== build 59 ==
## fir_filter
module fir_filter(
    input               		clk,
    input               		n_rst,
    input  		signed	[7:0] 	din,    
    output reg 	signed 	[7:0] 	dout 
);
clock: 9.52 ns
lec_check: 0
abc_area: 1
cap_margin: 20
cell_pad_in_sites_detail_placement: 2
cell_pad_in_sites_global_placement: 3
core_aspect_ratio: 0.68
core_margin: 6
core_utilization: 66
cts_cluster_diameter: 191
cts_cluster_size: 48
gpl_timing_driven: 1
max_routing_layer: met4
min_routing_layer: met1
setup_slack_margin: 2.7
slew_margin: 5
tns_end_percent: 80
run.sh (not shown) runs the stock make flow with config.mk's settings and CLKGATE_MAP_FILE=.
Build 59 did not finish: a tool error stopped it during global placement without I/O (3_1_place_gp_skip_io).
## Diff of input files: build 87 against build 59
# build 59
export LEC_CHECK = 0
export ABC_AREA = 1
export CAP_MARGIN = 20
export CELL_PAD_IN_SITES_DETAIL_PLACEMENT = 2
export CELL_PAD_IN_SITES_GLOBAL_PLACEMENT = 3
export CORE_ASPECT_RATIO = 0.68
export CORE_MARGIN = 6
export CORE_UTILIZATION = 66
export CTS_CLUSTER_DIAMETER = 191
export CTS_CLUSTER_SIZE = 48
export GPL_TIMING_DRIVEN = 1
export MAX_ROUTING_LAYER = met4
export MIN_ROUTING_LAYER = met1
export SETUP_SLACK_MARGIN = 2.7
export SLEW_MARGIN = 5
export TNS_END_PERCENT = 80
create_clock -name core_clock -period 9.52 [get_ports {clk}]
# build 87
export LEC_CHECK = 0
export CAP_MARGIN = 20
export CORE_MARGIN = 2
export CORE_UTILIZATION = 50
export SETUP_SLACK_MARGIN = 0.88
export SLEW_MARGIN = 20
create_clock -name core_clock -period 4.72 [get_ports {clk}]
[summary]
- Of build 87 and build 59, only build 59 never reached the final stage.
- Build 87: complete, dirty (setup timing)
- The complex-gate fraction of the synthesized area of build 87 exceeds that of build 59 by 2.5 points.
- Sort build 87 and build 59 by count of cell types in the netlist, descending, and build 87 comes first.
- [compare] base=build 59 new=build 87: synthesized-area fraction occupied by adder cells increased by 1.4 points relative to the old numbers, vertical die size up about 28%, summed standard-cell area reported by yosys moved down.
- Higher die area among build 87 and build 59: build 87
- Fraction of registers with async set or reset after synthesis came out exactly the same in build 87 and build 59.
- Build 87: placeable core area 28% above build 59
- Higher die extent in x goes to build 59 over build 87.
- Against build 59, build 87 comes in 15% lower on synthesized cell count.
The inputs of build 47 differ from those of build 87 as listed below.
# build 87
export LEC_CHECK = 0
export CAP_MARGIN = 20
export CORE_MARGIN = 2
export CORE_UTILIZATION = 50
export SETUP_SLACK_MARGIN = 0.88
export SLEW_MARGIN = 20
create_clock -name core_clock -period 4.72 [get_ports {clk}]
# build 47
export LEC_CHECK = 0
export ABC_AREA = 1
export CAP_MARGIN = 20
export CORE_MARGIN = 2
export CORE_UTILIZATION = 70
export CTS_CLUSTER_SIZE = 51
export PLACE_DENSITY_LB_ADDON = 0.14
export SETUP_SLACK_MARGIN = 1.12
export SLEW_MARGIN = 20
create_clock -name core_clock -period 3.9 [get_ports {clk}]
Notes after the runs:
- Changes observed in build 47 relative to build 87: number of standard cells reported by yosys saw an increase; cts-stage hold buffer count closely matched the old numbers; synthesized chip area reported by yosys grew by 4.5%; multiplexer fraction of the synthesized cell area fell by 0.23 points; placed wire-length estimate picked up an extra 30%.
- Re die outline area: build 87 was higher than build 47.
- Cell count after synthesis, build 47 vs build 87: up by more than 10%
- FAIL build 47 @ global routing (5_1_grt): tool exited with error
- Build 87 ran in full, but the layout does not pass; the checks complain about setup timing.
- Comparing build 47 and build 87, core area is lower on build 47.
- Across both runs, AND-OR/OR-AND share of the synthesized area was lower for build 47 than for build 87.
- Compared with build 87, buffer count from post-CTS setup fixing in build 47 increased by more than 100%.
- | synthesized area | build 47 vs build 87 | worse |
Here is what was changed in the inputs of build 9 compared with build 47.
# build 47
export LEC_CHECK = 0
export ABC_AREA = 1
export CAP_MARGIN = 20
export CORE_MARGIN = 2
export CORE_UTILIZATION = 70
export CTS_CLUSTER_SIZE = 51
export PLACE_DENSITY_LB_ADDON = 0.14
export SETUP_SLACK_MARGIN = 1.12
export SLEW_MARGIN = 20
create_clock -name core_clock -period 3.9 [get_ports {clk}]
# build 9
export LEC_CHECK = 0
export ABC_AREA = 1
export CAP_MARGIN = 20
export CORE_MARGIN = 2
export CORE_UTILIZATION = 70
export PLACE_DENSITY_LB_ADDON = 0.14
export SLEW_MARGIN = 20
create_clock -name core_clock -period 4.52 [get_ports {clk}]
### Flow results
Number of nets at floorplan: build 9 vs build 47 — no meaningful difference
Area figure in the yosys stat output essentially unchanged between build 9 and build 47.
Cmp build 9 vs build 47: number of buffers created by CTS lower in build 9
For build 47, the flow was terminated by a tool error in global routing (5_1_grt) and produced no final design.
Build 9 completed end to end; final checks failed (setup timing).
Build 9 -> build 47: distinct cell type count after synthesis delta 0, exact match
Number of cells upsized or downsized after cts ended up 245 lower on build 9 than on build 47.
Weighted congestion reported at the end of routability-driven placement in build 9 is about 3% lower than in build 47
From build 9 to build 47, full die area did not move at all.
Summary — detailed placement HPWL, build 9 relative to build 47: lower, by about 18%.
Build 9 vs. build 47: setup fix buffers added after clock tree synthesis fell by 90; synthesized cell count held steady.
> inputs changed (build 9 -> build 5)
# build 9
export LEC_CHECK = 0
export ABC_AREA = 1
export CAP_MARGIN = 20
export CORE_MARGIN = 2
export CORE_UTILIZATION = 70
export PLACE_DENSITY_LB_ADDON = 0.14
export SLEW_MARGIN = 20
create_clock -name core_clock -period 4.52 [get_ports {clk}]
# build 5
export LEC_CHECK = 0
export CAP_MARGIN = 20
export CORE_MARGIN = 2
export CORE_UTILIZATION = 65
export SLEW_MARGIN = 20
create_clock -name core_clock -period 3.08 [get_ports {clk}]
Notes after the runs:
- CTS buffer count: build 5 vs build 9 up 3
- On xor and xnor area share after synthesis, build 9 and build 5 are neck and neck.
- Build 5 vs. build 9: final HPWL from detailed placement has increased; area fraction in mux cells has increased; mean area per synthesized cell has increased; die area has increased.
- In the flow results for build 9 and build 5, the vertical extent of the die is smaller on build 9.
- Build 5 terminated abnormally: global routing (5_1_grt) reported ODB-0269.
- Across both runs, buffer count from post-CTS setup fixing was higher for build 5 than for build 9.
- Looking at portion of the post-synthesis area used by sequential elements across build 9 and build 5, the one that comes out lower is build 9.
- Build 5 — cell area after synthesis 4.3% lower, build 9 as reference
Input-level comparison between build 48 and build 5:
# build 5
export LEC_CHECK = 0
export CAP_MARGIN = 20
export CORE_MARGIN = 2
export CORE_UTILIZATION = 65
export SLEW_MARGIN = 20
create_clock -name core_clock -period 3.08 [get_ports {clk}]
# build 48
export LEC_CHECK = 0
export CAP_MARGIN = 20
export CORE_MARGIN = 2
export CORE_UTILIZATION = 55
export SETUP_SLACK_MARGIN = 0.88
export SLEW_MARGIN = 20
export TNS_END_PERCENT = 5
create_clock -name core_clock -period 3.18 [get_ports {clk}]
Notes after the runs:
Although it ran to completion, build 48 produced a layout that fails the final checks because of setup timing.
Status(build 5) = ERROR, stage = global routing (5_1_grt)
Build 5 -> build 48: number of instances resized during post-cts repair decreased by more than a quarter
Build 48 vs. build 5: area fraction in mux cells did not really move; number of buffers created by CTS went down; row count has increased; height of the die went up; die width climbed about 8%.
Area of the die: build 48 higher than build 5
